==> 10-03 <==
==> flow/design.v <==
`timescale 1ns / 1ps
module complex_multiplier#(parameter INPUT_DATA_WIDTH = 16)
    (
        input  wire                                    i_clk,
        input  wire                                    i_rst,
        input  wire signed [INPUT_DATA_WIDTH-1:0]      i_real_h,
        input  wire signed [INPUT_DATA_WIDTH-1:0]      i_imag_h,
        input  wire signed [INPUT_DATA_WIDTH-1:0]      i_real_y,
        input  wire signed [INPUT_DATA_WIDTH-1:0]      i_imag_y,
        output reg  signed [INPUT_DATA_WIDTH*2:0]      o_real,
        output reg  signed [INPUT_DATA_WIDTH*2:0]      o_imag
    );
    reg signed [INPUT_DATA_WIDTH*2-1:0] ac;
    reg signed [INPUT_DATA_WIDTH*2-1:0] ad;
    reg signed [INPUT_DATA_WIDTH*2-1:0] cb;
    reg signed [INPUT_DATA_WIDTH*2-1:0] bd;
    always@(posedge i_clk) begin
        if(i_rst)begin
            o_real <= 0;
            o_imag <= 0;
            ac     <= 0;
            ad     <= 0;
            cb     <= 0;
            bd     <= 0;
        end         
        else begin
            ac <= i_real_h * i_real_y;
            ad <= i_real_h * i_imag_y;
            cb <= i_real_y * i_imag_h;
            bd <= i_imag_h * i_imag_y;
            o_real <= ac - bd;
            o_imag <= ad + cb;
        end
    end
endmodule
==> flow/run.sh <==
#!/bin/bash
# the make line also repeats each setting of config.mk as NAME=value (left out here)
make -C /OpenROAD-flow-scripts/flow DESIGN_CONFIG=/design/flow/config.mk WORK_HOME=/design/flow/orfs CLKGATE_MAP_FILE= finish
==> flow/config.mk <==
export PLATFORM = sky130hd
export DESIGN_NAME = complex_multiplier
export DESIGN_NICKNAME = complex_multiplier
export VERILOG_FILES = /design/flow/design.v
export SDC_FILE = /design/flow/constraint.sdc
export NUM_CORES = 4
export LEC_CHECK = 0
export ABC_AREA = 1
export CAP_MARGIN = 5
export CELL_PAD_IN_SITES_GLOBAL_PLACEMENT = 0
export CORE_ASPECT_RATIO = 0.92
export CORE_MARGIN = 2
export CORE_UTILIZATION = 72
export CTS_CLUSTER_DIAMETER = 349
export CTS_CLUSTER_SIZE = 39
export PLACE_DENSITY = 0.64
export SETUP_SLACK_MARGIN = -0.22
export SLEW_MARGIN = 5
==> flow/constraint.sdc <==
create_clock -name core_clock -period 3.61 [get_ports {i_clk}]
set_input_delay 0.7220 -clock core_clock [delete_from_list [all_inputs] [get_ports {i_clk}]]
set_output_delay 0.7220 -clock core_clock [all_outputs]
set_load 0.01 [all_outputs]
==> 05-15: changes against 10-03 <==
- ABC_AREA: 1 -> unset
- CAP_MARGIN: 5 -> 20
- CORE_ASPECT_RATIO: 0.92 -> unset
- CORE_UTILIZATION: 72 -> 68
- CTS_CLUSTER_DIAMETER: 349 -> unset
- CTS_CLUSTER_SIZE: 39 -> 54
- PLACE_DENSITY: 0.64 -> unset
- SETUP_SLACK_MARGIN: -0.22 -> -0.46
==> flow/constraint.sdc (replaced) <==
create_clock -name core_clock -period 5.92 [get_ports {i_clk}]
set_input_delay 1.1840 -clock core_clock [delete_from_list [all_inputs] [get_ports {i_clk}]]
set_output_delay 1.1840 -clock core_clock [all_outputs]
set_load 0.01 [all_outputs]
==> 06-02: changes against 10-03 <==
- ABC_AREA: 1 -> unset
- CAP_MARGIN: 5 -> 20
- CORE_ASPECT_RATIO: 0.92 -> unset
- CTS_CLUSTER_DIAMETER: 349 -> unset
- CTS_CLUSTER_SIZE: 39 -> 54
- PLACE_DENSITY: 0.64 -> unset
- SETUP_SLACK_MARGIN: -0.22 -> 1.93
- SLEW_MARGIN: 5 -> 15
==> flow/constraint.sdc (replaced) <==
create_clock -name core_clock -period 6.88 [get_ports {i_clk}]
set_input_delay 1.3760 -clock core_clock [delete_from_list [all_inputs] [get_ports {i_clk}]]
set_output_delay 1.3760 -clock core_clock [all_outputs]
set_load 0.01 [all_outputs]
==> 06-24: changes against 10-03 <==
- ABC_AREA: 1 -> unset
- CAP_MARGIN: 5 -> 20
- CELL_PAD_IN_SITES_GLOBAL_PLACEMENT: 0 -> unset
- CORE_ASPECT_RATIO: 0.92 -> unset
- CORE_UTILIZATION: 72 -> 40
- CTS_CLUSTER_DIAMETER: 349 -> unset
- CTS_CLUSTER_SIZE: 39 -> unset
- PLACE_DENSITY: 0.64 -> unset
- SETUP_SLACK_MARGIN: -0.22 -> unset
- SLEW_MARGIN: 5 -> 20
==> flow/constraint.sdc (replaced) <==
create_clock -name core_clock -period 9.0 [get_ports {i_clk}]
set_input_delay 1.8000 -clock core_clock [delete_from_list [all_inputs] [get_ports {i_clk}]]
set_output_delay 1.8000 -clock core_clock [all_outputs]
set_load 0.01 [all_outputs]
==> comparison <==
Against 05-15, the sequential share of layout area of 06-24 is higher by 0.79 points.
Clock-buffer cell count is the same in 05-15 and 06-24.
06-02 stopped in global routing (5_1_grt) on GRT-0232. 10-03 never finished: it broke off in global routing (5_1_grt). 06-24 passed the timing, DRC and antenna checks. 05-15 finished but failed the layout checks on setup timing.
Hold slack: 05-15 is worse than 06-24 (0.029 ns).
Between 05-15 and 06-24, the lower routed wire length is in 06-24 (gap 7.2%, measured against 06-24).
In synthesized cell count, 06-02 and 06-24 do not differ.
Against 05-15, the clock skew of 06-24 is lower by 0.0082 ns.
Against 05-15, the via count of 06-24 is smaller by about 10%.
Between 05-15 and 06-24, the lower first-iteration DRC count is in 06-24 (gap 60%, measured against 06-24).
Of 05-15 and 06-24, 06-24 has the higher final cell count (gap 0.94%, measured against 06-24).
